==> flow/design.v <==
module seq_mult(d, done, clk, a, b, go, reset);
  parameter n=32, log2n=5;
  output [2*n-1:0] d;
  output reg done;
	input clk;
	input [n-1:0] a, b;
	input go, reset;
	reg c;
	reg [n-1:0] p, q, m;
	reg [log2n:0]count;
	reg [n:0] sum;
	reg [log2n:0] count_n;
	always @(posedge clk, posedge reset)
		if(reset == 1) begin
			done <= 0;
		end
    else if(reset == 0) begin
			if(go) begin
				c <= 0;
        p <= 0;
				q <= a;
				m <= b;
				done <= 0;
				count <= n;
      end
			else if (!done) begin
				if (q[0] == 0) begin
					sum = 0 + p; 
				end
				else begin
					sum = m + p; 
				end
				{c,p,q} <= {sum,q} >> 1;
				count_n = count - 1;
				count <= count_n;
				if (count_n == 0) begin
					done <= 1;
				end
			end
		end
	assign d = {p,q};
endmodule
==> flow/run.sh <==
#!/bin/bash
# the make line also repeats each setting of config.mk as NAME=value (left out here)
make -C /OpenROAD-flow-scripts/flow DESIGN_CONFIG=/design/flow/config.mk WORK_HOME=/design/flow/orfs CLKGATE_MAP_FILE= finish
==> flow/config.mk <==
export PLATFORM = sky130hd
export DESIGN_NAME = seq_mult
export DESIGN_NICKNAME = seq_mult
export VERILOG_FILES = /design/flow/design.v
export SDC_FILE = /design/flow/constraint.sdc
export NUM_CORES = 4
export LEC_CHECK = 0
export ABC_AREA = 1
export CAP_MARGIN = 20
export CORE_MARGIN = 2
export CORE_UTILIZATION = 67
export CTS_CLUSTER_DIAMETER = 374
export CTS_CLUSTER_SIZE = 97
export PLACE_DENSITY = 0.36
export SLEW_MARGIN = 20
export TNS_END_PERCENT = 5
==> flow/constraint.sdc <==
create_clock -name core_clock -period 1.68 [get_ports {clk}]
set_input_delay 0.3360 -clock core_clock [delete_from_list [all_inputs] [get_ports {clk}]]
set_output_delay 0.3360 -clock core_clock [all_outputs]
set_load 0.01 [all_outputs]
==> GITHUB_STEP_SUMMARY, run 1 <==
### Yosys + OpenROAD results

| Metric | Value |
|---|---|
| Top cells by count, synth | 329 x nand2_1, 149 x inv_1, 102 x edfxtp_1, 98 x nor2_1, 41 x nand3_1 |
| Sequential area share after synthesis | between 40% and 50% |
| Yosys cell count | slightly below 900 |
| Largest family of logic cells by area | simple AND/OR/NAND/NOR gates |
| GRT Util Overall | 70.0% |
| Fp_density | 68.0% |
| Total gr overflow | 1 |
| CTS buffer count | 9 |
| Post-Synth AOI/OAI Area | 3.95% |
| Clock root cell | clkbuf_8 |
| Stop stage | global routing (5_1_grt) |
| Core region area | 9640 sq um |
| Ys Warns | 1 |
| Yosys simple share | 30.1% |
| Flops after synth | 103 |
| DIE AREA | 10600 sq um |
| Dominant cell type by area after synthesis | edfxtp_1 |
| Syn nets | 968 |
| First Err | [ERROR GRT-0116] Global routing finished with congestion. Check the congestion regions in the DRC Viewer. |
| Unique cell types | 28 |
| Die Y | 103 um |
| Final HPWL DP | 15800 um |
| XOR/XNOR Area Share | ~2.5% |
| Post-synth EDFFs | 102 |
| Number of cells after detailed placement | roughly 1200 |
| Most used flip-flop cell | edfxtp_1 |
| Avg Inst Size Synth | 7.57 sq um |
| FA/HA/MAJ Cells, Area Fraction | between 6 and 7% |
| Mux area share | 0% |
| Pre-CTS WS | -506 ps |
| Die W | 103 um |
| GP Congestion | 0.982 |
| Syn Std Cell Area | 6550 sq um |
| Cells after Synth | 866 |
| Port bufs | 131 |
| Synth top area cells | edfxtp_1 47%, nand2_1 19%, inv_1 8.5% |
| Yosys synthesis chip area | 6550 sq um |
| H-tree Lvls | 3 |
| # clock sinks | 103 |
| IO Count | 132 |
| Top cell area share | 46.7% |
| Row count | 36 |
| FFs w/ async S/R, synth | less than 1% |
| Top-count cell post-synth | nand2_1 |
| Deepest clock path buffer count | 2 |
| Status | did not finish |
[layer usage]
layer  overflow  GRT usage (%)
met5          0           16.8
met2          0           88.6
met3          0           52.8
met4          1           70.3
met1          0           69.4
[stage by stage]
stage / power (W) / area, sq um / utilization (%) / hold slack (ps)
after CTS: 0.00788 / 9350 / 97.0 / 236
after global placement: 0.00575 / 8630 / 89.5 / 522
after detailed placement: 0.00593 / 8630 / 89.5 / 541
after floorplan: 0.00466 / 6600 / - / 70.0
[timing repair]
| action | 4_1_cts |
|---|---|
| hold buffers | 0 |
| gates cloned | 0 |
| pin swaps | 26 |
| endpoints found under the hold margin | 0 |
| buffers inserted | 16 |
| resized | 164 |
| setup endpoints to repair | 85 |
==> inputs of run 2 (changes only) <==
Settings changed: ABC_AREA 1 to default, CORE_UTILIZATION 67 to 64, CTS_CLUSTER_DIAMETER 374 to default, CTS_CLUSTER_SIZE 97 to default, PLACE_DENSITY 0.36 to default, SETUP_SLACK_MARGIN from default to 0.72, TNS_END_PERCENT 5 to default.
Clock period 1.68 ns to 2.73 ns, I/O delays scaled along.
==> run 2 against run 1 <==
  * The run again fails in global routing (5_1_grt)
  * Synthesized cell count fell by 43%
  * Area after synthesis decreased by 11%
  * Die size decreased by 6.2%
==> GITHUB_STEP_SUMMARY, run 2 <==
### Yosys + OpenROAD results

| Metric | Value |
|---|---|
| Syn Std Cell Area | 5860 sq um |
| Ys Warns | 1 |
| IO Count | approximately 130 |
| Clock root cell | clkbuf_8 |
| Port bufs | 131 |
| Mux area share | 7.69% |
| Post-synth EDFFs | 102 |
| Unique cell types | around 60 |
| DIE AREA | 9930 sq um |
| Stop stage | global routing (5_1_grt) |
| CTS buffer count | 9 |
| Top cells by count, synth | 102 x edfxtp_1, 37 x nor2_1, 34 x ha_1, 34 x nand2_1, 33 x a21oi_1 |
| Final HPWL DP | about 12000 um |
| Yosys cell count | 491 |
| Core region area | 8810 sq um |
| FFs w/ async S/R, synth | 0.971% |
| Row count | 34 |
| Status | did not finish |
| GP Congestion | a little over 0.9 |
| Hold_buf cts | 0 |
| First Err | [ERROR DPL-0033] detailed placement checks failed during check placement. |
| Synth top area cells | edfxtp_1 52%, ha_1 7.3%, mux2_2 6.0% |
| Die W | 99.7 um |
| Avg Inst Size Synth | roughly 12 sq um |
| Yosys synthesis chip area | roughly 5900 sq um |
| Cells after Synth | between 400 and 500 |
| Fp_density | 66.5% |
| Deepest clock path buffer count | 2 |
| # clock sinks | 103 |
| Top-count cell post-synth | edfxtp_1 |
| FA/HA/MAJ Cells, Area Fraction | 7.61% |
| Sequential area share after synthesis | 52.7% |
| Syn nets | a little under 600 |
| Most used flip-flop cell | edfxtp_1 |
| Number of cells after detailed placement | 733 |
| XOR/XNOR Area Share | 2.84% |
| Dominant cell type by area after synthesis | edfxtp_1 |
| H-tree Lvls | 3 |
| Die Y | approximately 100 um |
| Yosys simple share | roughly 11% |
| Top cell area share | between 50% and 60% |
| Post-Synth AOI/OAI Area | ~16% |
| Flops after synth | 103 |
| Largest family of logic cells by area | AND-OR/OR-AND gates |
## run 2: what timing repair did
item / 4_1_cts
setup endpoints to repair: 30
pin swaps: 24
setup buffers: 19
resized: 43
## run 2: metrics by stage
stage                     instance area [sq um]  worst slack [ps]
after CTS                                  8020             -29.4
after global placement                     7450              98.2
after floorplan                            5940               201
after detailed placement                   7450             -53.8
==> inputs of run 3 (changes only) <==
Settings changed: CAP_MARGIN 20 to 40, CORE_UTILIZATION 64 to 70, CTS_CLUSTER_DIAMETER from default to 29, CTS_CLUSTER_SIZE from default to 38, HOLD_SLACK_MARGIN from default to -0.09, PLACE_DENSITY from default to 0.6, SETUP_SLACK_MARGIN 0.72 to default.
Clock period 2.73 ns to 2.77 ns, I/O delays scaled along.
==> run 3 against run 2 <==
  * The flow again stops in global routing (5_1_grt)
  * Area after synthesis stayed put
  * Die size down 8.2%
  * Synthesized cell count is the same
==> GITHUB_STEP_SUMMARY, run 3 <==
### Yosys + OpenROAD results

| Metric | Value |
|---|---|
| Status | did not finish |
| Yosys simple share | 11.0% |
| DIE AREA | between 9000 and 10000 sq um |
| First Err | [ERROR GRT-0232] Routing congestion too high. Check the congestion heatmap in the GUI. |
| XOR/XNOR Area Share | around 2.8% |
| Cells after Synth | 491 |
| Dominant cell type by area after synthesis | edfxtp_1 |
| Row count | 33 |
| GRT Util Overall | between 80% and 90% |
| Area after DPL | approximately 7400 sq um |
| FA/HA/MAJ Cells, Area Fraction | under 10% |
| Flops after synth | just over 100 |
| CTS buffer count | 9 |
| Total gr overflow | 181 |
| IO Count | 132 |
| Yosys synthesis chip area | 5860 sq um |
| # clock sinks | 103 |
| Clock root cell | clkbuf_8 |
| Unique cell types | 60 |
| Port bufs | ~130 |
| Pre-CTS WS | -52.0 ps |
| Final HPWL DP | about 13000 um |
| Yosys cell count | 491 |
| Ys Warns | 1 |
| Most used flip-flop cell | edfxtp_1 |
| Sequential area share after synthesis | 52.7% |
| Largest family of logic cells by area | AND-OR/OR-AND gates |
| H-tree Lvls | 3 |
| FFs w/ async S/R, synth | less than 1% |
| Top cell area share | 52.3% |
| Die W | approximately 95 um |
| Avg Inst Size Synth | 11.9 sq um |
| Top-count cell post-synth | edfxtp_1 |
| Stop stage | global routing (5_1_grt) |
| Post-Synth AOI/OAI Area | 16.3% |
| Mux area share | between 7 and 8% |
| Deepest clock path buffer count | 2 |
| Syn nets | 593 |
| Synth top area cells | edfxtp_1 52%, ha_1 7.3%, mux2_2 6.0% |
| Post-synth EDFFs | 102 |
| GP Congestion | 1.04 |
| Top cells by count, synth | 102 x edfxtp_1, 37 x nor2_1, 34 x ha_1, 34 x nand2_1, 33 x a21oi_1 |
| Number of cells after detailed placement | 726 |
| Die Y | 95.5 um |
| Fp_density | 71.6% |
| Syn Std Cell Area | 5860 sq um |
| Core region area | 8180 sq um |
-- run 3: metrics by stage --
stage | total power (W) | hold slack [ps]
2_1_floorplan | 0.00274 | 283
3_3_place_gp | 0.00318 | 557
4_1_cts | 0.00433 | 526
3_5_place_dp | 0.00328 | 567
-- run 3: layer usage --
metal | overflow | global-route usage [%]
met5 | 0 | 15.5
met4 | 73 | 96.2
met3 | 0 | 65.1
met2 | 107 | 101
met1 | 1 | 77.9
-- run 3: what timing repair did --
item / 4_1_cts
setup buffers: 0
gates resized: 9
pin swaps: 3
hold buffers: 0
endpoints found under the setup margin: 10
==> inputs of run 4 (changes only) <==
Settings changed: ABC_AREA from default to 0, CAP_MARGIN 40 to 20, CELL_PAD_IN_SITES_DETAIL_PLACEMENT from default to 1, CELL_PAD_IN_SITES_GLOBAL_PLACEMENT from default to 0, CORE_UTILIZATION 70 to 40, CTS_CLUSTER_DIAMETER 29 to 235, CTS_CLUSTER_SIZE 38 to 80, HOLD_SLACK_MARGIN -0.09 to default, PLACE_DENSITY 0.6 to default, PLACE_DENSITY_LB_ADDON from default to 0.14, SETUP_SLACK_MARGIN from default to -0.01, TNS_END_PERCENT from default to 20.
Clock period 2.77 ns to 3.3 ns, I/O delays scaled along.
==> run 4 against run 3 <==
  * The run now finishes clean
  * Area after synthesis unchanged
  * Synthesized cell count unchanged
  * Die size grew 71%
==> GITHUB_STEP_SUMMARY, run 4 <==
### Metrics collected by this job

| Metric | Value |
|---|---|
| Status | no timing/DRC/antenna violations |
| CTS clk-pin slew, worst paths | 70 ps |
| Final period utilization | between 80% and 90% |
| Crit. path cell count | 9 |
| Crit-path cells | ha_1, fa_1, a21o_1, nand4_1, a21oi_1, o211ai_2, a21oi_1, or3_1, a32o_1 |
| Yosys simple share | 11.0% |
| FFs w/ async S/R, synth | 0.971% |
| Largest power group | registers |
| Max frequency | 341 MHz |
| Vias in the first global route | 4864 |
| Crit. End Element | flip-flop |
| Worst r2r src | p[0]$_SDFFCE_PP0P_ |
| RSZ-0062 raised after global routing | no |
| Area after DPL | between 7000 and 8000 sq um |
| Largest family of logic cells by area | AND-OR/OR-AND gates |
| Tool warnings | 27 |
| TNS Setup | 0 ps |
| Most used flip-flop cell | edfxtp_1 |
| Power Dens Cells | around 500 nW/um^2 |
| Worst path top cell family by delay | AND-OR/OR-AND gates |
| Yosys synthesis chip area | 5860 sq um |
| Flop+latch power | 0.00165 W |
| Port bufs | about 130 |
| Power Clock | 0.00107 W |
| CTS tree | yes |
| Sw Share | 29.2% |
| Synth top area cells | edfxtp_1 52%, ha_1 7.3%, mux2_2 6.0% |
| DIE AREA | 15600 sq um |
| Cells after Synth | 491 |
| Final Setup Violations | 0 |
| Clock Latency Late Sink | 360 ps |
| Top cells by count, synth | 102 x edfxtp_1, 37 x nor2_1, 34 x ha_1, 34 x nand2_1, 33 x a21oi_1 |
| Final non-filler cell total | 812 |
| HP Class | input pin to asynchronous set/reset pin |
| Final ANT Viol Nets | 0 |
| Final tally of hold violations | 0 |
| Syn nets | 593 |
| Via count | 4520 |
| CP dominant cell by count | a21oi_1 |
| Leak | 2.88 nW |
| GRT Util Overall | 20.3% |
| Top-count cell post-synth | edfxtp_1 |
| Global-route wire length before repair | 25500 um |
| Core region area | 14400 sq um |
| Deepest clock path buffer count | 2 |
| Fin util | between 50% and 60% |
| Pin count of the biggest net entering global routing | 52 |
| Top cell area share | 52.3% |
| Fp_density | 40.6% |
| Int Pwr | 0.00266 W |
| Post-synth EDFFs | 102 |
| Initial antenna violation count | 0 |
| # DRC | 0 |
| Number of cells after detailed placement | between 700 and 800 |
| Clock root cell | clkbuf_16 |
| Setup Fix Bufs, Post-CTS | 0 |
| Unique cell types | 60 |
| Critical path buffers and inverters | 0 |
| Area growth, synth to finish | 31.5% |
| Comb pwr | 0.00103 W |
| CTS buffer count | 9 |
| Dominant cell type by area after synthesis | edfxtp_1 |
| R2R cell count | 9 |
| CP max stage delay | about 420 ps |
| # clock sinks | 103 |
| Flop pwr share | 44.0% |
| Drt first pass iters | 4 |
| Clock period minus final worst setup slack | just under 3000 ps |
| GP Congestion | 0.943 |
| IO Count | about 130 |
| WL per Instance | 19.1 um |
| Startpoint class of the critical path | flip-flop |
| Critical path endpoint | p[27]$_SDFFCE_PP0P_ |
| Pins Over Slew Limit | 0 |
| Clock skew | 11.4 ps |
| Post-Synth AOI/OAI Area | 16.3% |
| Avg Inst Size Synth | roughly 12 sq um |
| Row count | about 44 |
| Die Y | 125 um |
| Yosys cell count | 491 |
| Cts repair resizes | 0 |
| Total gr overflow | 0 |
| Sequential area share after synthesis | approximately 53% |
| Slew margin rel. | between 50 and 60% |
| Mux area share | roughly 7.7% |
| FF-to-FF End | p[27]$_SDFFCE_PP0P_ |
| CP max stage cell | fa_1 |
| Crit Path Class | flip-flop to flip-flop |
| Final HPWL DP | roughly 11000 um |
| H-tree Lvls | 3 |
| Crit path from | p[0]$_SDFFCE_PP0P_ |
| Max-cap violations | 0 |
| R2R setup slack | 360 ps |
| Least-Margin Pin Slew | around 610 ps |
| FA/HA/MAJ Cells, Area Fraction | approximately 7.6% |
| Combinational cell fraction of total power | 27.5% |
| CP Data Arrival Time | 3050 ps |
| Hold_buf cts | 0 |
| Peak VDD IR | 0.347 mV |
| Syn Std Cell Area | ~6000 sq um |
| Worst hold margin | 589 ps |
| Sw Pwr | 0.00110 W |
| Worst path required time | about 3400 ps |
| Final Cell Area | 7700 sq um |
| Routed wire length | about 16000 um |
| Drt first-iter violations | 221 |
| XOR/XNOR Area Share | between 2 and 3% |
| Via/cell ratio | around 5.6 |
| Flops after synth | approximately 100 |
| Die W | 125 um |
| Final Net Count | 726 |
| Crit path max fanout | 4 |
| Ys Warns | 1 |
| Clock power frac | 28.5% |
## run 4: routing by layer
layer	global-route usage (%)	wire length [um]	part of all wire [%]	vias up
li1	-	-	-	2157
met5	0	0	0	-
met2	32.3	7090	46	134
met4	5.95	311	2.0	0
met3	8.13	1300	8.4	24
met1	25.8	6830	44	2205
## run 4: cell type report
cell class	count	area, sq um
multi-input combinational	360	2670
clock buffer	9	225
inverter	11	41.3
timing repair buffer	139	1380
antenna	1	2.50
clock inverter	5	60.1
fill	1543	6730
tap	184	230
sequential	103	3090
## run 4: through the flow
| stage | power (W) | setup WS, ps |
|---|---|---|
| floorplan | 0.00230 | 377 |
| global placement | 0.00268 | 450 |
| detailed placement | 0.00271 | 397 |
| CTS | 0.00380 | 377 |
| global route | 0.00395 | 232 |
| finish | 0.00376 | 365 |
==> inputs of run 5 (changes only) <==
Settings changed: ABC_AREA 0 to default, CAP_MARGIN 20 to 40, CELL_PAD_IN_SITES_DETAIL_PLACEMENT 1 to default, CELL_PAD_IN_SITES_GLOBAL_PLACEMENT 0 to default, CORE_UTILIZATION 40 to 66, CTS_CLUSTER_DIAMETER 235 to 29, CTS_CLUSTER_SIZE 80 to default, PLACE_DENSITY_LB_ADDON 0.14 to default, SETUP_SLACK_MARGIN -0.01 to 0.41, TNS_END_PERCENT 20 to default.
Clock period 3.3 ns to 2.83 ns, I/O delays scaled along.
==> run 5 against run 4 <==
  * Die size is 38% lower
  * The run now fails in global routing (5_1_grt)
  * Area after synthesis is the same
  * Synthesized cell count stayed put
==> GITHUB_STEP_SUMMARY, run 5 <==
### Yosys + OpenROAD results

| Metric | Value |
|---|---|
| GP Congestion | 0.947 |
| Avg Inst Size Synth | 11.9 sq um |
| Sequential area share after synthesis | 52.7% |
| Unique cell types | 60 |
| Yosys simple share | 11.0% |
| Post-synth EDFFs | 102 |
| Clock root cell | clkbuf_8 |
| Pre-CTS WS | 67.7 ps |
| Final HPWL DP | ~12000 um |
| Flops after synth | 103 |
| First Err | [ERROR GRT-0232] Routing congestion too high. Check the congestion heatmap in the GUI. |
| Mux area share | 7.69% |
| Deepest clock path buffer count | 2 |
| FA/HA/MAJ Cells, Area Fraction | 7.61% |
| Yosys synthesis chip area | about 5900 sq um |
| Top-count cell post-synth | edfxtp_1 |
| Dominant cell type by area after synthesis | edfxtp_1 |
| Top cells by count, synth | 102 x edfxtp_1, 37 x nor2_1, 34 x ha_1, 34 x nand2_1, 33 x a21oi_1 |
| Yosys cell count | between 400 and 500 |
| Cells after Synth | 491 |
| Syn nets | 593 |
| Ys Warns | 1 |
| Most used flip-flop cell | edfxtp_1 |
| # clock sinks | a little over 100 |
| Row count | 34 |
| DIE AREA | 9640 sq um |
| Die W | 98.2 um |
| Synth top area cells | edfxtp_1 52%, ha_1 7.3%, mux2_2 6.0% |
| Fp_density | 67.5% |
| Top cell area share | 52.3% |
| Total gr overflow | 413 |
| GRT Util Overall | 95.4% |
| Die Y | 98.2 um |
| Post-Synth AOI/OAI Area | 16.3% |
| XOR/XNOR Area Share | 2.84% |
| Core region area | 8680 sq um |
| IO Count | ~130 |
| FFs w/ async S/R, synth | 0.971% |
| Stop stage | global routing (5_1_grt) |
| H-tree Lvls | 3 |
| CTS buffer count | 9 |
| Status | did not finish |
| Largest family of logic cells by area | AND-OR/OR-AND gates |
| Port bufs | 131 |
| Number of cells after detailed placement | just over 700 |
| Syn Std Cell Area | 5860 sq um |
run 5: layer usage:
| metal | GRT overflow | track usage [%] |
|---|---|---|
| met1 | 2 | 90.8 |
| met2 | 260 | 112 |
| met3 | 13 | 81.3 |
| met4 | 137 | 105 |
| met5 | 1 | 41.5 |
run 5: what timing repair did:
action / 4_1_cts
hold buffers: 0
gates resized: 44
buffers inserted: 30
endpoints found under the setup margin: 22
pin swaps: 26
hold endpoints to repair: 0
run 5: per-stage QoR:
stage	area (sq um)	hold WS [ps]
after detailed placement	7370	569
after floorplan	5890	295
after global placement	7370	557
after CTS	8080	509
==> inputs of run 6 (changes only) <==
Settings changed: CAP_MARGIN 40 to 20, CORE_UTILIZATION 66 to 36, CTS_CLUSTER_DIAMETER 29 to 356, CTS_CLUSTER_SIZE from default to 98, MIN_ROUTING_LAYER from default to met2, PLACE_DENSITY from default to 0.35, SETUP_SLACK_MARGIN 0.41 to default, TNS_END_PERCENT from default to 5.
Clock period 2.83 ns to 3.3 ns, I/O delays scaled along.
==> run 6 against run 5 <==
  * The layout now fails its checks (DRC)
  * Die size rose by 79%
  * Area after synthesis is the same
  * Synthesized cell count unchanged
==> GITHUB_STEP_SUMMARY, run 6 <==
### Metrics collected by this job

| Metric | Value |
|---|---|
| R2R cell count | 9 |
| Cts repair resizes | 0 |
| Post-Synth AOI/OAI Area | 16.3% |
| Deepest clock path buffer count | 2 |
| Port bufs | 131 |
| FF-to-FF End | p[27]$_SDFFCE_PP0P_ |
| Final period utilization | approximately 91% |
| CTS clk-pin slew, worst paths | 80 ps |
| Routed wire length | 15600 um |
| Largest family of logic cells by area | AND-OR/OR-AND gates |
| Crit. End Element | flip-flop |
| Final ANT Viol Nets | 0 |
| Top cell area share | around 52% |
| Initial antenna violation count | 0 |
| Crit path max fanout | 4 |
| FFs w/ async S/R, synth | 0.971% |
| HP Class | flip-flop to flip-flop |
| Crit-path cells | ha_1, fa_1, a21o_1, nand4_1, a21oi_1, o211ai_2, a21oi_1, or3_1, a32o_1 |
| # clock sinks | 103 |
| XOR/XNOR Area Share | 2.84% |
| Pin count of the biggest net entering global routing | 37 |
| Drt first pass iters | between 50 and 60 |
| Max-cap violations | 0 |
| Critical path buffers and inverters | 0 |
| Final HPWL DP | about 11000 um |
| RSZ-0062 raised after global routing | no |
| Slew margin rel. | slightly below 30% |
| Via/cell ratio | 7.07 |
| Fp_density | between 30% and 40% |
| Max frequency | 333 MHz |
| Clock power frac | approximately 30% |
| Area growth, synth to finish | 32.7% |
| Hold_buf cts | 0 |
| Die W | 132 um |
| # diodes | 0 |
| Area after DPL | 7460 sq um |
| CP max stage cell | fa_1 |
| Most used flip-flop cell | edfxtp_1 |
| Comb pwr | 0.00105 W |
| Worst hold margin | 586 ps |
| Worst path required time | 3420 ps |
| Sequential area share after synthesis | 52.7% |
| Int Pwr | ~0.0027 W |
| Drt first-iter violations | 738 |
| Unique cell types | 60 |
| Flop pwr share | between 40% and 50% |
| Top-count cell post-synth | edfxtp_1 |
| Power Dens Cells | a little under 500 nW/um^2 |
| Mux area share | roughly 7.7% |
| Crit. path cell count | 9 |
| Synth top area cells | edfxtp_1 52%, ha_1 7.3%, mux2_2 6.0% |
| Least-Margin Pin Slew | approximately 1100 ps |
| Yosys cell count | roughly 490 |
| Sw Share | 30.4% |
| Final tally of hold violations | 0 |
| CP max stage delay | 430 ps |
| Crit path from | p[0]$_SDFFCE_PP0P_ |
| Sw Pwr | roughly 0.0012 W |
| Number of cells after detailed placement | 832 |
| Ys Warns | 1 |
| Critical path endpoint | p[27]$_SDFFCE_PP0P_ |
| Cells after Synth | 491 |
| Dominant cell type by area after synthesis | edfxtp_1 |
| WL per Instance | around 18 um |
| Row count | 46 |
| H-tree Lvls | 3 |
| DIE AREA | 17300 sq um |
| Clock Latency Late Sink | around 360 ps |
| Post-synth EDFFs | 102 |
| Flop+latch power | 0.00166 W |
| Largest power group | registers |
| Power Clock | 0.00115 W |
| Final Cell Area | 7770 sq um |
| R2R setup slack | 290 ps |
| FA/HA/MAJ Cells, Area Fraction | 7.61% |
| Leak | 2.90 nW |
| Total gr overflow | 0 |
| Layout violations | DRC |
| Die Y | 132 um |
| GP Congestion | around 0.82 |
| Clock root cell | clkbuf_16 |
| Clock skew | between 10 and 15 ps |
| Combinational cell fraction of total power | 27.3% |
| Peak VDD IR | 0.241 mV |
| Flops after synth | 103 |
| Hold Path Stages | 1 |
| Via count | about 6000 |
| Final non-filler cell total | between 800 and 900 |
| Tot Pwr | 0.00385 W |
| Fill count | 1482 |
| Setup Fix Bufs, Post-CTS | 0 |
| Clock period minus final worst setup slack | approximately 3000 ps |
| Worst path top cell family by delay | AND-OR/OR-AND gates |
| Syn Std Cell Area | just under 6000 sq um |
| Avg Inst Size Synth | 11.9 sq um |
| Final Net Count | between 700 and 800 |
| # DRC | 1 |
| Core region area | between 15000 and 20000 sq um |
| Worst Hold End | q[28]$_DFFE_PP_ |
| CP dominant cell by count | a21oi_1 |
| CTS buffer count | 9 |
| IO Count | between 100 and 150 |
| Top cells by count, synth | 102 x edfxtp_1, 37 x nor2_1, 34 x ha_1, 34 x nand2_1, 33 x a21oi_1 |
| GRT Util Overall | 27.5% |
| CP Data Arrival Time | 3130 ps |
| Syn nets | 593 |
| Tool warnings | 29 |
| Global-route wire length before repair | 25000 um |
| CTS tree | yes |
| Yosys synthesis chip area | between 5000 and 6000 sq um |
| Vias in the first global route | roughly 7000 |
| Crit Path Class | flip-flop to flip-flop |
| Status | complete, but fails checks |
| Hold path startpoint | q[29]$_DFFE_PP_ |
| TNS Setup | 0 ps |
| Startpoint class of the critical path | flip-flop |
| Yosys simple share | 11.0% |
| Worst r2r src | p[0]$_SDFFCE_PP0P_ |
| Pins Over Slew Limit | 0 |
| Final Setup Violations | 0 |
run 6: stage by stage:
| step | utilization (%) | setup WS, ps |
|---|---|---|
| final | 48.9 | 293 |
| after global routing | 48.9 | 158 |
| after CTS | 48.9 | 306 |
| after detailed placement | 47.0 | 341 |
| after global placement | 47.0 | 372 |
| after floorplan | - | 377 |
run 6: layout make-up:
| cell class | count | area (sq um) | share of cell area, % |
|---|---|---|---|
| Tap cell | 216 | 270 | 3.48 |
| Timing Repair Buffer | 142 | 1390 | 17.9 |
| Clock inverter | 6 | 75.1 | 0.966 |
| Clock buffer | 10 | 229 | 2.95 |
| Multi-Input combinational cell | 360 | 2680 | 34.5 |
| Inverter | 11 | 41.3 | 0.531 |
| Sequential cell | 103 | 3090 | 39.7 |
run 6: routing by layer:
layer	GRT usage, %	vias up	wire (um)
met1	-	2152	0
met4	4.53	0	477
met3	42.4	72	7150
met5	0.585	-	0
li1	-	2147	-
met2	29.9	1622	7950
==> inputs of run 7 (changes only) <==
Settings changed: CELL_PAD_IN_SITES_GLOBAL_PLACEMENT from default to 1, CORE_MARGIN 2 to 4, CORE_UTILIZATION 36 to 38, CTS_CLUSTER_DIAMETER 356 to default, CTS_CLUSTER_SIZE 98 to default, GPL_ROUTABILITY_DRIVEN from default to 0, GPL_TIMING_DRIVEN from default to 0, PLACE_DENSITY 0.35 to default, SETUP_SLACK_MARGIN from default to 0.27, SLEW_MARGIN 20 to 0, TNS_END_PERCENT 5 to default.
Clock period 3.3 ns to 2.03 ns, I/O delays scaled along.
==> run 7 against run 6 <==
  * The layout fails its checks (setup timing)
  * Hold slack lost 370 ps
  * Synthesized cell count is the same
  * Wire length up 11%
  * Flip-flop count stayed put
  * Area after synthesis is the same
  * Critical endpoint is now p[23]$_SDFFCE_PP0P_
  * Largest power group unchanged
==> GITHUB_STEP_SUMMARY, run 7 <==
### Metrics collected by this job

| Metric | Value |
|---|---|
| Status | complete, but fails checks |
| Layout violations | setup timing |
| XOR/XNOR Area Share | 2.84% |
| Critical path endpoint | p[23]$_SDFFCE_PP0P_ |
| Int Pwr | about 0.0046 W |
| Final Setup Violations | 26 |
| Max frequency | about 370 MHz |
| Crit path max fanout | 3 |
| Final HPWL DP | 11600 um |
| CP max stage delay | 440 ps |
| Global-route wire length before repair | 26600 um |
| Die Y | about 130 um |
| Fp_density | approximately two fifths |
| Sequential area share after synthesis | 52.7% |
| CP max stage cell | edfxtp_1 |
| Worst path required time | about 2200 ps |
| Mux area share | 7.69% |
| Syn Std Cell Area | 5860 sq um |
| Ys Warns | 1 |
| Crit-path cells | ha_4, fa_2, a21o_1, nand4_1, a21oi_2, o211ai_4, a21oi_2, or3_1, a32o_1 |
| Routed wire length | approximately 17000 um |
| Flop+latch power | 0.00269 W |
| WL per Instance | between 15 and 20 um |
| Final tally of hold violations | 0 |
| Syn nets | 593 |
| Via count | 6377 |
| Pre-CTS WS | -968 ps |
| IO Count | 132 |
| Final ANT Viol Nets | 0 |
| Clock period minus final worst setup slack | around 2700 ps |
| Crit path from | p[0]$_SDFFCE_PP0P_ |
| Slew margin rel. | 49.0% |
| Yosys simple share | 11.0% |
| Clock skew | around 13 ps |
| Largest family of logic cells by area | AND-OR/OR-AND gates |
| Flops after synth | between 100 and 150 |
| Avg Inst Size Synth | ~12 sq um |
| Yosys cell count | 491 |
| Pin count of the biggest net entering global routing | 26 |
| CP Data Arrival Time | 2830 ps |
| Unique cell types | approximately 60 |
| Clock power frac | 26.0% |
| Startpoint class of the critical path | flip-flop |
| CTS buffer count | 9 |
| Post-synth EDFFs | about 100 |
| Cells after Synth | roughly 490 |
| Least-Margin Pin Slew | ~760 ps |
| FF-to-FF End | p[23]$_SDFFCE_PP0P_ |
| Initial antenna violation count | 0 |
| Area growth, synth to finish | 49.6% |
| Worst path top cell family by delay | AND-OR/OR-AND gates |
| Setup WS post-layout | -686 ps |
| Sw Share | 32.1% |
| FF+latch area | 3090 sq um |
| Peak VDD IR | 0.466 mV |
| Combinational cell fraction of total power | 33.8% |
| Top-count cell post-synth | edfxtp_1 |
| Power Clock | 0.00174 W |
| Crit. path cell count | 9 |
| Drt first pass iters | 5 |
| CP dominant cell by count | a21oi_2 |
| Total gr overflow | 0 |
| Power Dens Cells | 765 nW/um^2 |
| GRT Util Overall | 28.9% |
| Row count | ~45 |
| Synth top area cells | edfxtp_1 52%, ha_1 7.3%, mux2_2 6.0% |
| RSZ-0062 raised after global routing | yes |
| Core region area | approximately 15000 sq um |
| Clock root cell | clkbuf_16 |
| Tool warnings | 31 |
| Most used flip-flop cell | edfxtp_1 |
| Largest power group | registers |
| Port bufs | 130 |
| Clock Latency Late Sink | 370 ps |
| HP Class | input pin to asynchronous set/reset pin |
| Final period utilization | 134% |
| FFs w/ async S/R, synth | 0.971% |
| Final Net Count | a little under 800 |
| Vias in the first global route | roughly 7400 |
| Deepest clock path buffer count | 2 |
| Pins Over Slew Limit | 0 |
| Leak | 3.47 nW |
| Post-Synth AOI/OAI Area | 16.3% |
| Comb pwr | ~0.0023 W |
| Yosys synthesis chip area | 5860 sq um |
| Via/cell ratio | 7.25 |
| H-tree Lvls | 3 |
| Max-cap violations | 0 |
| Logic area | 3220 sq um |
| Top cell area share | 52.3% |
| Critical path buffers and inverters | 0 |
| Sw Pwr | 0.00215 W |
| # diodes | 0 |
| Worst r2r src | p[0]$_SDFFCE_PP0P_ |
| CTS clk-pin slew, worst paths | 80 ps |
| FA/HA/MAJ Cells, Area Fraction | 7.61% |
| Crit Path Class | flip-flop to flip-flop |
| R2R setup slack | -690 ps |
| # clock sinks | 103 |
| DIE AREA | 17500 sq um |
| R2R cell count | 9 |
| Dominant cell type by area after synthesis | edfxtp_1 |
| Crit. End Element | flip-flop |
| Fin util | 57.8% |
| CTS tree | yes |
| Drt first-iter violations | roughly 750 |
| Fill count | approximately 1300 |
| Die W | between 100 and 150 um |
| # DRC | 0 |
| Flop pwr share | 40.2% |
| Top cells by count, synth | 102 x edfxtp_1, 37 x nor2_1, 34 x ha_1, 34 x nand2_1, 33 x a21oi_1 |
-- run 7: area by class of cell --
type	instances	area share, %
Buffer	17	1.17
Clock buffer	9	2.57
Clock inverter	6	0.572
Inverter	11	0.529
Multi-Input combinational cell	362	36.8
Sequential cell	103	35.3
Tap cell	188	2.69
Timing Repair Buffer	183	20.4
-- run 7: stage by stage --
| stage | instance area [sq um] | setup TNS, ps | cells | hold slack (ps) | power (W) |
|---|---|---|---|---|---|
| floorplan | 5940 | -18950 | 491 | 135 | 0.00377 |
| global placement | 7480 | -112150 | 809 | 558 | 0.00443 |
| detailed placement | 7520 | -43560 | 811 | 567 | 0.00444 |
| CTS | 8240 | -11690 | 857 | 198 | 0.00639 |
| global route | 8760 | -15180 | 879 | 213 | 0.00704 |
| finish | 8760 | -12490 | 879 | 216 | 0.00670 |
-- run 7: timing repair --
action / CTS / global route
setup endpoints to repair: 128 / 46
gates cloned: 2 / 0
setup buffers: 29 / 22
hold buffers: 0 / 0
resized: 83 / 85
pin swaps: 32 / 43
endpoints found under the hold margin: 0 / 0
-- run 7: per-layer routing --
| metal | vias up | part of all wire (%) | global-route usage (%) |
|---|---|---|---|
| met5 | - | 0.27 | 2.50 |
| met4 | 2 | 3.6 | 5.54 |
| met3 | 85 | 44 | 43.6 |
| met2 | 1750 | 52 | 32.1 |
| met1 | 2273 | 0 | - |
| li1 | 2267 | - | - |
==> inputs of run 8 (changes only) <==
Settings changed: CELL_PAD_IN_SITES_GLOBAL_PLACEMENT 1 to default, CORE_MARGIN 4 to 2, CORE_UTILIZATION 38 to 58, GPL_ROUTABILITY_DRIVEN 0 to default, GPL_TIMING_DRIVEN 0 to default, MIN_ROUTING_LAYER met2 to default, PLACE_DENSITY from default to 0.6, SETUP_SLACK_MARGIN 0.27 to default, SLEW_MARGIN 0 to 20.
Clock period 2.03 ns to 3.1 ns, I/O delays scaled along.
==> run 8 against run 7 <==
  * The run now finishes clean
  * Final area is 14% lower
  * Synthesized cell count unchanged
  * Register-to-register slack better by 910 ps
  * Highest routed layer is now met4
  * Via count decreased by 29%
==> GITHUB_STEP_SUMMARY, run 8 <==
### Metrics collected by this job

| Metric | Value |
|---|---|
| Status | no timing/DRC/antenna violations |
| Power Dens Cells | 487 nW/um^2 |
| Mux area share | 7.69% |
| Clock power frac | 22.3% |
| Crit path from | p[0]$_SDFFCE_PP0P_ |
| Yosys synthesis chip area | 5860 sq um |
| GRT Util Overall | 26.5% |
| Via/cell ratio | 5.91 |
| Clock root cell | clkbuf_8 |
| CP max stage cell | edfxtp_1 |
| Metal2 WL | 6610 um |
| Combinational cell fraction of total power | between 20% and 30% |
| Sw Share | 31.3% |
| Setup Fix Bufs, Post-CTS | 0 |
| CP dominant cell by count | a21oi_1 |
| Flops after synth | 103 |
| Sequential area share after synthesis | 52.7% |
| Dominant cell type by area after synthesis | edfxtp_1 |
| GP Congestion | 0.918 |
| Tool warnings | 29 |
| Logic area | between 2000 and 3000 sq um |
| Final tally of hold violations | 0 |
| # DRC | 0 |
| Area after DPL | 7340 sq um |
| Final HPWL DP | between 10000 and 15000 um |
| Crit-path cells | ha_1, fa_1, a21o_1, nand4_1, a21oi_1, o211ai_2, a21oi_1, or3_1, a32o_1 |
| Worst path required time | 3250 ps |
| Worst path top cell family by delay | AND-OR/OR-AND gates |
| CTS tree | yes |
| Max-cap violations | 0 |
| Port bufs | 131 |
| TNS Setup | 0 ps |
| Least-Margin Pin Slew | 591 ps |
| Global-route wire length before repair | 22800 um |
| Comb pwr | about 0.0011 W |
| Top cells by count, synth | 102 x edfxtp_1, 37 x nor2_1, 34 x ha_1, 34 x nand2_1, 33 x a21oi_1 |
| R2R cell count | 9 |
| Flop+latch power | roughly 0.0018 W |
| Unique cell types | 60 |
| WL per Instance | 18.2 um |
| Ys Warns | 1 |
| RSZ-0062 raised after global routing | no |
| R2R setup slack | 220 ps |
| # clock sinks | 103 |
| Int Pwr | 0.00251 W |
| Pins Over Slew Limit | 0 |
| Area growth, synth to finish | 28.4% |
| Initial antenna violation count | 0 |
| Core region area | 9770 sq um |
| Most used flip-flop cell | edfxtp_1 |
| Top cell area share | between 50% and 60% |
| Die W | 104 um |
| Power Clock | 0.000815 W |
| Crit. End Element | flip-flop |
| Largest power group | registers |
| Critical path endpoint | p[23]$_SDFFCE_PP0P_ |
| Cells after Synth | 491 |
| Yosys simple share | a little over a tenth |
| CP max stage delay | 420 ps |
| Final Net Count | 727 |
| FA/HA/MAJ Cells, Area Fraction | around 7.6% |
| Deepest clock path buffer count | 2 |
| Total gr overflow | 0 |
| Hold_buf cts | 0 |
| Pin count of the biggest net entering global routing | 51 |
| M1 wire length | 5600 um |
| Via count | 4507 |
| Slew margin rel. | 60.6% |
| Top-count cell post-synth | edfxtp_1 |
| Avg Inst Size Synth | ~12 sq um |
| CP Data Arrival Time | 3020 ps |
| Crit Path Class | flip-flop to flip-flop |
| Crit path max fanout | 4 |
| Drt first pass iters | 5 |
| Clock period minus final worst setup slack | 2880 ps |
| Syn nets | 593 |
| Crit. path cell count | 9 |
| Drt first-iter violations | 264 |
| Leak | 2.84 nW |
| Flop pwr share | between 40% and 50% |
| Worst r2r src | p[0]$_SDFFCE_PP0P_ |
| Startpoint class of the critical path | flip-flop |
| Highest Signal Layer | met4 |
| Setup WS post-layout | 223 ps |
| Final Cell Area | 7520 sq um |
| Final ANT Viol Nets | 0 |
| IO Count | 132 |
| Critical path buffers and inverters | 0 |
| Post-Synth AOI/OAI Area | between 10% and 20% |
| Row count | 36 |
| Fill count | 678 |
| Final Setup Violations | 0 |
| Met3 wire len | approximately 1400 um |
| Max frequency | ~350 MHz |
| FF-to-FF End | p[23]$_SDFFCE_PP0P_ |
| Fp_density | around three fifths |
| XOR/XNOR Area Share | roughly 2.8% |
| Pre-CTS WS | 257 ps |
| Vias in the first global route | 4553 |
| CTS buffer count | 9 |
| Routed wire length | 13900 um |
| Clock Latency Late Sink | 400 ps |
| CTS clk-pin slew, worst paths | around 110 ps |
| Clock skew | 17.3 ps |
| Synth top area cells | edfxtp_1 52%, ha_1 7.3%, mux2_2 6.0% |
| FFs w/ async S/R, synth | 0.971% |
| # diodes | 0 |
| HP Class | input pin to asynchronous set/reset pin |
| FF+latch area | ~3000 sq um |
| Sw Pwr | ~0.0011 W |
| H-tree Lvls | 3 |
| DIE AREA | 10900 sq um |
| Largest family of logic cells by area | AND-OR/OR-AND gates |
| Post-synth EDFFs | 102 |
| Cts repair resizes | 0 |
| Yosys cell count | 491 |
| Final period utilization | around 93% |
| Peak VDD IR | 0.511 mV |
| Syn Std Cell Area | slightly below 6000 sq um |
| Fin util | 76.9% |
| Die Y | 104 um |
run 8: final cells by class:
class                      count  share of cell area [%]
clock inverter                 7                   0.716
inverter                      11                   0.549
timing repair buffer         140                    18.3
multi-input combinational    360                    35.5
sequential                   103                    41.1
tap                          133                    2.21
clock buffer                   9                    1.65
run 8: layer usage:
layer	up-vias	global-route usage, %
met5	-	0
li1	2161	-
met3	24	9.46
met4	0	8.59
met2	198	42.6
met1	2124	33.6
run 8: through the flow:
| stage | hold slack, ps | cells | total power [W] |
|---|---|---|---|
| 2_1_floorplan | 349 | 491 | 0.00245 |
| 5_1_grt | 533 | 763 | 0.00384 |
| 3_5_place_dp | 569 | 747 | 0.00286 |
| 4_1_cts | 500 | 763 | 0.00367 |
| 6_report | 513 | 763 | 0.00366 |
| 3_3_place_gp | 556 | 747 | 0.00283 |
==> inputs of run 9 (changes only) <==
Settings changed: ABC_AREA from default to 1, CAP_MARGIN 20 to 10, CORE_MARGIN 2 to 7, CORE_UTILIZATION 58 to 37, GPL_TIMING_DRIVEN from default to 1, MAX_ROUTING_LAYER from default to met5, MIN_ROUTING_LAYER from default to met1, PLACE_DENSITY 0.6 to default, PLACE_DENSITY_LB_ADDON from default to 0.09, SETUP_SLACK_MARGIN from default to 0.63, SLEW_MARGIN 20 to 0, TNS_END_PERCENT from default to 95.
Clock period 3.1 ns to 3.35 ns, I/O delays scaled along.
==> run 9 against run 8 <==
  * Global-route usage is 9.4 points lower
  * Synthesized cell count increased by 76%
  * Still clean on timing, DRC and antenna
  * Combinational power hardly changed
  * Power increased by 4.1%
  * Sequential power fell by 7%
  * Highest routed layer unchanged
  * Clock power rose by about 30%
  * Clock skew down 6.4 ps
  * Cell count rose by 61%
  * Die size rose by 98%
  * Setup slack gained 770 ps
  * Area after synthesis grew 12%
  * Hold slack improved by 35 ps
==> GITHUB_STEP_SUMMARY, run 9 <==
### Metrics collected by this job

| Metric | Value |
|---|---|
| Clock period minus final worst setup slack | 2360 ps |
| CP max stage delay | between 400 and 500 ps |
| Drt first pass iters | 5 |
| Clock power frac | 27.9% |
| Port bufs | about 130 |
| Largest power group | registers |
| Tool warnings | 27 |
| Top cells by count, synth | 329 x nand2_1, 149 x inv_1, 102 x edfxtp_1, 98 x nor2_1, 41 x nand3_1 |
| Most used flip-flop cell | edfxtp_1 |
| DIE AREA | 21600 sq um |
| GRT Util Overall | 17.2% |
| Global-route wire length before repair | approximately 30000 um |
| Worst r2r src | p[0]$_SDFFCE_PP0P_ |
| Sw Pwr | 0.00126 W |
| Worst Hold End | q[16]$_DFFE_PP_ |
| Status | no timing/DRC/antenna violations |
| Top cell area share | between 40% and 50% |
| HP Class | flip-flop to flip-flop |
| Final HPWL DP | 13900 um |
| R2R cell count | 12 |
| Power Clock | 0.00106 W |
| Unique cell types | 28 |
| Largest family of logic cells by area | simple AND/OR/NAND/NOR gates |
| Worst path required time | 3480 ps |
| GP Congestion | a little over 0.9 |
| Top-count cell post-synth | nand2_1 |
| Crit-path cells | ha_1, fa_1, nand3_1, nand3_1, nand3_1, nand3_1, nand3_1, nand2_1, nand2_1, nand3_1, nand2_1, inv_1 |
| Max frequency | between 400 and 500 MHz |
| Comb pwr | 0.00112 W |
| Cts repair resizes | 0 |
| CP Data Arrival Time | approximately 2500 ps |
| Hold_buf cts | 0 |
| R2R setup slack | 990 ps |
| Clock skew | around 11 ps |
| Crit Path Class | flip-flop to flip-flop |
| Int Pwr | 0.00255 W |
| Tot Pwr | between 0.003 and 0.004 W |
| Vias in the first global route | 5595 |
| FA/HA/MAJ Cells, Area Fraction | 6.80% |
| Via count | 5635 |
| Crit path max fanout | 4 |
| Row count | 48 |
| Syn Std Cell Area | 6550 sq um |
| # clock sinks | 103 |
| Clock root cell | clkbuf_16 |
| Yosys cell count | 866 |
| RSZ-0062 raised after global routing | no |
| Pins Over Slew Limit | 0 |
| # DRC | 0 |
| CTS clk-pin slew, worst paths | 80 ps |
| Startpoint class of the critical path | flip-flop |
| CTS buffer count | 9 |
| Flop+latch power | 0.00163 W |
| Syn nets | about 970 |
| IO Count | roughly 130 |
| Peak VDD IR | approximately 0.26 mV |
| TNS Setup | 0 ps |
| FF-to-FF End | p[19]$_SDFFCE_PP0P_ |
| Setup Fix Bufs, Post-CTS | 0 |
| Yosys synthesis chip area | 6550 sq um |
| Flops after synth | between 100 and 150 |
| Area growth, synth to finish | 28.9% |
| Ys Warns | 1 |
| Clock Latency Late Sink | ~360 ps |
| Drt first-iter violations | approximately 340 |
| Avg Inst Size Synth | 7.57 sq um |
| XOR/XNOR Area Share | about 2.5% |
| WL per Instance | approximately 15 um |
| Post-Synth AOI/OAI Area | under 10% |
| FFs w/ async S/R, synth | less than 1% |
| Sw Share | between 30% and 40% |
| Hold path startpoint | q[17]$_DFFE_PP_ |
| CP dominant cell by count | nand3_1 |
| Synth top area cells | edfxtp_1 47%, nand2_1 19%, inv_1 8.5% |
| Flop pwr share | 42.8% |
| Initial antenna violation count | 0 |
| Fp_density | 37.9% |
| Pre-CTS WS | 990 ps |
| Power Dens Cells | approximately 450 nW/um^2 |
| Post-synth EDFFs | about 100 |
| Least-Margin Pin Slew | 714 ps |
| Dominant cell type by area after synthesis | edfxtp_1 |
| Total gr overflow | 0 |
| Deepest clock path buffer count | 2 |
| Sequential area share after synthesis | 47.1% |
| Core region area | 17300 sq um |
| Max-cap violations | 0 |
| Cells after Synth | about 870 |
| Final ANT Viol Nets | 0 |
| # diodes | 0 |
| Final period utilization | between 70% and 80% |
| H-tree Lvls | 3 |
| CTS tree | yes |
| Routed wire length | 18400 um |
| Final tally of hold violations | 0 |
| Slew margin rel. | 52.4% |
| CP max stage cell | fa_1 |
| Leak | a little over 4 nW |
| Via/cell ratio | 4.59 |
| Hold Path Stages | 2 |
| Final Setup Violations | 0 |
| Worst path top cell family by delay | simple AND/OR/NAND/NOR gates |
| Pin count of the biggest net entering global routing | 63 |
| Final Net Count | 1100 |
| Mux area share | 0% |
| Critical path buffers and inverters | 1 |
| Die W | 147 um |
| Crit. path cell count | 12 |
| Critical path endpoint | p[19]$_SDFFCE_PP0P_ |
| Die Y | 147 um |
| Crit path from | p[0]$_SDFFCE_PP0P_ |
| Crit. End Element | flip-flop |
| Combinational cell fraction of total power | 29.3% |
| Yosys simple share | 30.1% |
| Setup WS post-layout | between 900 and 1000 ps |
[run 9: final cells by class]
type,instances,area (sq um)
Fill cell,1731,8850
Sequential cell,103,3090
Multi-Input combinational cell,597,2860
Timing Repair Buffer,138,1370
Inverter,149,559
Tap cell,225,282
Clock buffer,9,225
Clock inverter,7,63.8
[run 9: per-layer routing]
| layer | share of wire (%) | vias to the layer above | GRT usage, % |
|---|---|---|---|
| met2 | 42 | 156 | 25.9 |
| li1 | - | 2961 | - |
| met1 | 47 | 2498 | 22.5 |
| met4 | 1.7 | 0 | 4.87 |
| met3 | 9.0 | 20 | 6.95 |
| met5 | 0 | - | 0 |
[run 9: metrics by stage]
stage                     instance area [sq um]  utilization [%]  hold slack [ps]  instances
after floorplan                            6570                -              404        866
after global placement                     8160             47.2              524       1212
after detailed placement                   8160             47.2              527       1212
after CTS                                  8450             48.8              552       1228
after global routing                       8450             48.8              569       1228
final                                      8450             48.8              548       1228
==> inputs of run 10 (changes only) <==
Settings changed: CAP_MARGIN 10 to 20, CELL_PAD_IN_SITES_DETAIL_PLACEMENT from default to 1, CELL_PAD_IN_SITES_GLOBAL_PLACEMENT from default to 0, CORE_ASPECT_RATIO from default to 0.63, CORE_MARGIN 7 to 2, CORE_UTILIZATION 37 to 40, CTS_CLUSTER_DIAMETER from default to 160, CTS_CLUSTER_SIZE from default to 80, GPL_TIMING_DRIVEN 1 to 0, MAX_ROUTING_LAYER met5 to default, MIN_ROUTING_LAYER met1 to default, PLACE_DENSITY_LB_ADDON 0.09 to default, SETUP_SLACK_MARGIN 0.63 to -0.01, SLEW_MARGIN 0 to 5, TNS_END_PERCENT 95 to 60.
Clock period 3.35 ns to 4.79 ns, I/O delays scaled along.
==> run 10 against run 9 <==
  * Die size shrank 19%
  * Wire length up 15%
  * First-iteration DRC count down 12%
  * Via count rose by 7.1%
  * Largest power group unchanged
==> GITHUB_STEP_SUMMARY, run 10 <==
### Metrics collected by this job

| Metric | Value |
|---|---|
| Syn Std Cell Area | between 6000 and 7000 sq um |
| Crit. End Element | flip-flop |
| Port bufs | 130 |
| Drt first pass iters | 5 |
| Vias in the first global route | approximately 6300 |
| CP Data Arrival Time | 2650 ps |
| Final HPWL DP | 16500 um |
| Clock Latency Late Sink | 380 ps |
| Hold Path Stages | 2 |
| Worst r2r src | p[0]$_SDFFCE_PP0P_ |
| Number of cells after detailed placement | 1214 |
| Clock skew | between 15 and 20 ps |
| Final Net Count | 1113 |
| WL per Instance | ~17 um |
| Final Setup Violations | 0 |
| Slew margin rel. | 45.6% |
| Hold path startpoint | q[12]$_DFFE_PP_ |
| Syn nets | 968 |
| CTS buffer count | 9 |
| Tool warnings | 27 |
| Max-cap violations | 0 |
| Core region area | 16200 sq um |
| Sw Share | between 30% and 40% |
| GP Congestion | ~0.89 |
| CTS tree | yes |
| Flop pwr share | between 40% and 50% |
| Worst hold margin | 549 ps |
| IO Count | around 130 |
| CP max stage delay | 560 ps |
| Die Y | 106 um |
| Worst Hold End | q[11]$_DFFE_PP_ |
| Pin count of the biggest net entering global routing | 24 |
| Global-route wire length before repair | around 34000 um |
| DIE AREA | around 17000 sq um |
| Deepest clock path buffer count | 2 |
| Status | no timing/DRC/antenna violations |
| Row count | 37 |
| Combinational cell fraction of total power | 30.3% |
| Sequential area share after synthesis | between 40% and 50% |
| Final non-filler cell total | 1230 |
| XOR/XNOR Area Share | 2.54% |
| Unique cell types | 28 |
| FFs w/ async S/R, synth | 0.971% |
| Top cell area share | 46.7% |
| R2R cell count | 12 |
| Initial antenna violation count | 0 |
| CP max stage cell | nor2_4 |
| # DRC | 0 |
| Flops after synth | between 100 and 150 |
| Clock root cell | clkbuf_16 |
| FF-to-FF End | p[19]$_SDFFCE_PP0P_ |
| R2R setup slack | 2230 ps |
| Pins Over Slew Limit | 0 |
| Pre-CTS WS | 1780 ps |
| Mux area share | 0% |
| Crit path max fanout | 19 |
| Die W | between 150 and 200 um |
| Critical path endpoint | m[28]$_DFFE_PP_ |
| Fp_density | approximately 40% |
| Yosys simple share | 30.1% |
| Fill count | 2016 |
| Post-synth EDFFs | 102 |
| GRT Util Overall | 25.5% |
| Final tally of hold violations | 0 |
| Top-count cell post-synth | nand2_1 |
| Clock period minus final worst setup slack | about 2600 ps |
| Clock power frac | 27.8% |
| Post-Synth AOI/OAI Area | 3.95% |
| Sw Pwr | 0.000934 W |
| Yosys synthesis chip area | 6550 sq um |
| Critical path buffers and inverters | 4 |
| Max frequency | 387 MHz |
| FA/HA/MAJ Cells, Area Fraction | 6.80% |
| Hold_buf cts | 0 |
| Via/cell ratio | 4.91 |
| Avg Inst Size Synth | 7.57 sq um |
| Power Dens Cells | roughly 320 nW/um^2 |
| # diodes | 0 |
| HP Class | flip-flop to flip-flop |
| Largest family of logic cells by area | simple AND/OR/NAND/NOR gates |
| Int Pwr | around 0.0018 W |
| Area growth, synth to finish | 30.2% |
| Setup WS post-layout | 2210 ps |
| RSZ-0062 raised after global routing | no |
| Crit Path Class | input pin to flip-flop |
| Least-Margin Pin Slew | 816 ps |
| Drt first-iter violations | 297 |
| Comb pwr | 0.000827 W |
| H-tree Lvls | 3 |
| CTS clk-pin slew, worst paths | 80 ps |
| Most used flip-flop cell | edfxtp_1 |
| Cts repair resizes | 0 |
| Dominant cell type by area after synthesis | edfxtp_1 |
| Cells after Synth | 866 |
| Flop+latch power | 0.00114 W |
| Setup Fix Bufs, Post-CTS | 0 |
| Area after DPL | 8240 sq um |
| Crit-path cells | clkbuf_1, inv_1, clkbuf_1, nor2_4, buf_16 |
| Final Cell Area | 8540 sq um |
| Leak | 4.15 nW |
| Ys Warns | 1 |
| Top cells by count, synth | 329 x nand2_1, 149 x inv_1, 102 x edfxtp_1, 98 x nor2_1, 41 x nand3_1 |
| Final period utilization | 53.9% |
| Worst path top cell family by delay | buffers and inverters |
| Startpoint class of the critical path | input pin |
| Synth top area cells | edfxtp_1 47%, nand2_1 19%, inv_1 8.5% |
| Largest power group | registers |
| Worst path required time | 4860 ps |
| Final ANT Viol Nets | 0 |
| Yosys cell count | just under 900 |
| Peak VDD IR | 0.170 mV |
| CP dominant cell by count | clkbuf_1 |
| Crit. path cell count | 5 |
| Routed wire length | about 21000 um |
| Crit path from | go |
| Power Clock | roughly 0.00076 W |
| # clock sinks | 103 |
| Via count | 6035 |
| Total gr overflow | 0 |
==> run 10: area by class of cell <==
cell class	instances	area (sq um)	share of cell area, %
inverters	149	559	6.55
repair buffers	134	1400	16.4
clock buffers	10	229	2.68
well taps	214	268	3.14
plain buffers	17	65.1	0.762
multi-input cells	597	2860	33.5
clock inverters	6	62.6	0.733
flip-flops and latches	103	3090	36.2
==> run 10: per-stage QoR <==
stage          utilization, %  TNS, ps  total power (W)
5_1_grt                  52.8        0          0.00288
4_1_cts                  52.8        0          0.00274
3_5_place_dp             51.0        0          0.00198
3_3_place_gp             50.3   -51820          0.00194
2_1_floorplan               -        0          0.00163
6_report                 52.8        0          0.00272
==> run 10: routing by layer <==
metal | vias up | GRT usage (%) | wire, um
met2 | 180 | 37.5 | 8790
met4 | 0 | 6.27 | 261
met5 | - | 0 | 0
li1 | 2979 | - | -
met3 | 21 | 8.58 | 1790
met1 | 2855 | 36.2 | 10200
==> inputs of run 11 (changes only) <==
Settings changed: CELL_PAD_IN_SITES_DETAIL_PLACEMENT 1 to default, CELL_PAD_IN_SITES_GLOBAL_PLACEMENT 0 to 3, CORE_ASPECT_RATIO 0.63 to default, CORE_UTILIZATION 40 to 68, CTS_CLUSTER_DIAMETER 160 to 262, CTS_CLUSTER_SIZE 80 to 89, GPL_ROUTABILITY_DRIVEN from default to 0, MIN_ROUTING_LAYER from default to met2, PLACE_DENSITY_LB_ADDON from default to 0.22, SETUP_SLACK_MARGIN -0.01 to default, SLEW_MARGIN 5 to 20, TNS_END_PERCENT 60 to 20.
Clock period 4.79 ns to 2.52 ns, I/O delays scaled along.
==> run 11 against run 10 <==
  * The run now fails in global placement without I/O (3_1_place_gp_skip_io)
  * Synthesized cell count did not move
  * Die size fell by 40%
  * Area after synthesis did not move
==> GITHUB_STEP_SUMMARY, run 11 <==
### Yosys + OpenROAD results

| Metric | Value |
|---|---|
| FFs w/ async S/R, synth | 0.971% |
| Dominant cell type by area after synthesis | edfxtp_1 |
| Die Y | 102 um |
| Status | did not finish |
| Die W | 102 um |
| Post-Synth AOI/OAI Area | 3.95% |
| Fp_density | 70.6% |
| Stop stage | global placement without I/O (3_1_place_gp_skip_io) |
| Synth top area cells | edfxtp_1 47%, nand2_1 19%, inv_1 8.5% |
| XOR/XNOR Area Share | 2.54% |
| Top cell area share | 46.7% |
| Mux area share | 0% |
| Syn Std Cell Area | between 6000 and 7000 sq um |
| First Err | [ERROR FLW-0024] Place density exceeds 1.0 (current PLACE_DENSITY_LB_ADDON =  0.22). Please check if the value of  PLACE_DENSITY_LB_ADDON is between 0 and 0.99. |
| Post-synth EDFFs | 102 |
| Syn nets | 968 |
| Yosys simple share | 30.1% |
| Avg Inst Size Synth | 7.57 sq um |
| Most used flip-flop cell | edfxtp_1 |
| Flops after synth | 103 |
| Unique cell types | 28 |
| Yosys cell count | roughly 870 |
| Top-count cell post-synth | nand2_1 |
| FA/HA/MAJ Cells, Area Fraction | under 10% |
| Row count | 35 |
| Cells after Synth | ~870 |
| Ys Warns | 1 |
| Core region area | between 9000 and 10000 sq um |
| Sequential area share after synthesis | 47.1% |
| Yosys synthesis chip area | 6550 sq um |
| DIE AREA | around 10000 sq um |
| Top cells by count, synth | 329 x nand2_1, 149 x inv_1, 102 x edfxtp_1, 98 x nor2_1, 41 x nand3_1 |
| Largest family of logic cells by area | simple AND/OR/NAND/NOR gates |
==> inputs of run 12 (changes only) <==
Settings changed: CELL_PAD_IN_SITES_GLOBAL_PLACEMENT 3 to default, CORE_UTILIZATION 68 to 66, CTS_CLUSTER_DIAMETER 262 to default, CTS_CLUSTER_SIZE 89 to 41, GPL_ROUTABILITY_DRIVEN 0 to default, GPL_TIMING_DRIVEN 0 to default, HOLD_SLACK_MARGIN from default to 0.3, MIN_ROUTING_LAYER met2 to default, PLACE_DENSITY_LB_ADDON 0.22 to 0.01, TNS_END_PERCENT 20 to default.
Clock period 2.52 ns to 1.65 ns, I/O delays scaled along.
==> run 12 against run 11 <==
  * The run fails in clock tree synthesis (4_1_cts)
  * Area after synthesis is the same
  * Die size grew 2.9%
  * Synthesized cell count is the same
==> GITHUB_STEP_SUMMARY, run 12 <==
### Yosys + OpenROAD results

| Metric | Value |
|---|---|
| Die Y | 104 um |
| Ys Warns | 1 |
| Post-Synth AOI/OAI Area | 3.95% |
| GP Congestion | 1.05 |
| Post-synth EDFFs | 102 |
| Mux area share | 0% |
| FFs w/ async S/R, synth | less than 1% |
| Synth top area cells | edfxtp_1 47%, nand2_1 19%, inv_1 8.5% |
| Die W | 104 um |
| Port bufs | 131 |
| Top cell area share | 46.7% |
| First Err | [ERROR DPL-0038] Utilization greater than 100%, impossible to legalize |
| DIE AREA | 10700 sq um |
| Top cells by count, synth | 329 x nand2_1, 149 x inv_1, 102 x edfxtp_1, 98 x nor2_1, 41 x nand3_1 |
| Stop stage | clock tree synthesis (4_1_cts) |
| Row count | 36 |
| Dominant cell type by area after synthesis | edfxtp_1 |
| Unique cell types | 28 |
| Flops after synth | 103 |
| Final HPWL DP | 18400 um |
| Largest family of logic cells by area | simple AND/OR/NAND/NOR gates |
| Cells after Synth | 866 |
| Sequential area share after synthesis | 47.1% |
| FA/HA/MAJ Cells, Area Fraction | just under 7% |
| Yosys simple share | 30.1% |
| XOR/XNOR Area Share | 2.54% |
| Syn nets | roughly 970 |
| Yosys cell count | 866 |
| Avg Inst Size Synth | 7.57 sq um |
| IO Count | 132 |
| Top-count cell post-synth | nand2_1 |
| Yosys synthesis chip area | about 6600 sq um |
| Status | did not finish |
| Core region area | about 9700 sq um |
| Most used flip-flop cell | edfxtp_1 |
| Number of cells after detailed placement | 1195 |
| Syn Std Cell Area | roughly 6600 sq um |
| Fp_density | 67.7% |
run 12: per-stage QoR:
stage	cell area (sq um)	TNS (ps)	worst slack [ps]	utilization, %	power [W]
floorplan	7070	-45320	-590	-	0.00501
global placement	9140	-5970	-325	94.4	0.00615
detailed placement	9140	-12120	-561	94.4	0.00645
==> inputs of run 13 (changes only) <==
Settings changed: ABC_AREA 1 to default, CAP_MARGIN 20 to 5, CORE_UTILIZATION 66 to 70, CTS_CLUSTER_SIZE 41 to 24, HOLD_SLACK_MARGIN 0.3 to default, PLACE_DENSITY_LB_ADDON 0.01 to default, SETUP_SLACK_MARGIN from default to -0.13.
Clock period 1.65 ns to 2.14 ns, I/O delays scaled along.
==> run 13 against run 12 <==
  * The run fails in detailed placement (3_5_place_dp)
  * Area after synthesis fell by 11%
  * Die size fell by 15%
  * Synthesized cell count fell by 43%
==> GITHUB_STEP_SUMMARY, run 13 <==
### Yosys + OpenROAD results

| Metric | Value |
|---|---|
| Dominant cell type by area after synthesis | edfxtp_1 |
| Yosys synthesis chip area | ~5900 sq um |
| Syn nets | 593 |
| Top-count cell post-synth | edfxtp_1 |
| IO Count | 132 |
| GP Congestion | 1.01 |
| Largest family of logic cells by area | AND-OR/OR-AND gates |
| Post-Synth AOI/OAI Area | between 15 and 20% |
| Synth top area cells | edfxtp_1 52%, ha_1 7.3%, mux2_2 6.0% |
| Yosys simple share | 11.0% |
| Unique cell types | 60 |
| Die W | 95.5 um |
| Most used flip-flop cell | edfxtp_1 |
| Core region area | 8180 sq um |
| Cells after Synth | 491 |
| Sequential area share after synthesis | 52.7% |
| Status | did not finish |
| Die Y | ~95 um |
| Top cell area share | a little over half |
| Top cells by count, synth | 102 x edfxtp_1, 37 x nor2_1, 34 x ha_1, 34 x nand2_1, 33 x a21oi_1 |
| Fp_density | 71.6% |
| FA/HA/MAJ Cells, Area Fraction | 7.61% |
| Syn Std Cell Area | 5860 sq um |
| XOR/XNOR Area Share | between 2 and 3% |
| Flops after synth | 103 |
| Row count | 33 |
| Port bufs | 131 |
| Avg Inst Size Synth | 11.9 sq um |
| Post-synth EDFFs | 102 |
| Stop stage | detailed placement (3_5_place_dp) |
| Mux area share | 7.69% |
| Yosys cell count | 491 |
| FFs w/ async S/R, synth | less than 1% |
| DIE AREA | 9110 sq um |
| Ys Warns | 1 |
| First Err | [ERROR DPL-0038] Utilization greater than 100%, impossible to legalize |
[run 13: metrics by stage]
stage          setup TNS (ps)  total power, W  hold slack (ps)  cells
2_1_floorplan          -11890         0.00357              157    491
3_3_place_gp            -5560         0.00447              556    827
==> inputs of run 14 (changes only) <==
Settings changed: CORE_UTILIZATION 70 to 72, CTS_CLUSTER_DIAMETER from default to 374, SETUP_SLACK_MARGIN -0.13 to default.
Clock period 2.14 ns to 2.3 ns, I/O delays scaled along.
==> run 14 against run 13 <==
  * The run again fails in detailed placement (3_5_place_dp)
  * Synthesized cell count unchanged
  * Area after synthesis stayed put
  * Die size shrank 2.7%
==> GITHUB_STEP_SUMMARY, run 14 <==
### Yosys + OpenROAD results

| Metric | Value |
|---|---|
| XOR/XNOR Area Share | 2.84% |
| Fp_density | 75.0% |
| Yosys cell count | 491 |
| Avg Inst Size Synth | 11.9 sq um |
| Die Y | 94.2 um |
| Top cells by count, synth | 102 x edfxtp_1, 37 x nor2_1, 34 x ha_1, 34 x nand2_1, 33 x a21oi_1 |
| Unique cell types | approximately 60 |
| First Err | [ERROR DPL-0038] Utilization greater than 100%, impossible to legalize |
| Syn Std Cell Area | roughly 5900 sq um |
| FFs w/ async S/R, synth | 0.971% |
| Mux area share | under 10% |
| Most used flip-flop cell | edfxtp_1 |
| Top cell area share | 52.3% |
| IO Count | roughly 130 |
| FA/HA/MAJ Cells, Area Fraction | 7.61% |
| Stop stage | detailed placement (3_5_place_dp) |
| Yosys simple share | 11.0% |
| Top-count cell post-synth | edfxtp_1 |
| Row count | 32 |
| Port bufs | 131 |
| Cells after Synth | just under 500 |
| Flops after synth | a little over 100 |
| DIE AREA | 8870 sq um |
| GP Congestion | between 0.9 and 1 |
| Ys Warns | 1 |
| Post-synth EDFFs | 102 |
| Largest family of logic cells by area | AND-OR/OR-AND gates |
| Syn nets | between 500 and 600 |
| Yosys synthesis chip area | 5860 sq um |
| Status | did not finish |
| Sequential area share after synthesis | a little over half |
| Synth top area cells | edfxtp_1 52%, ha_1 7.3%, mux2_2 6.0% |
| Post-Synth AOI/OAI Area | 16.3% |
| Dominant cell type by area after synthesis | edfxtp_1 |
| Core region area | 7810 sq um |
| Die W | 94.2 um |
## run 14: through the flow
step           hold WS [ps]  instances  TNS (ps)  instance area [sq um]
2_1_floorplan           189        491     -1880                   5920
3_3_place_gp            558        811     -2450                   8070
No activity file was given, so power comes from the tool's default toggle rates.
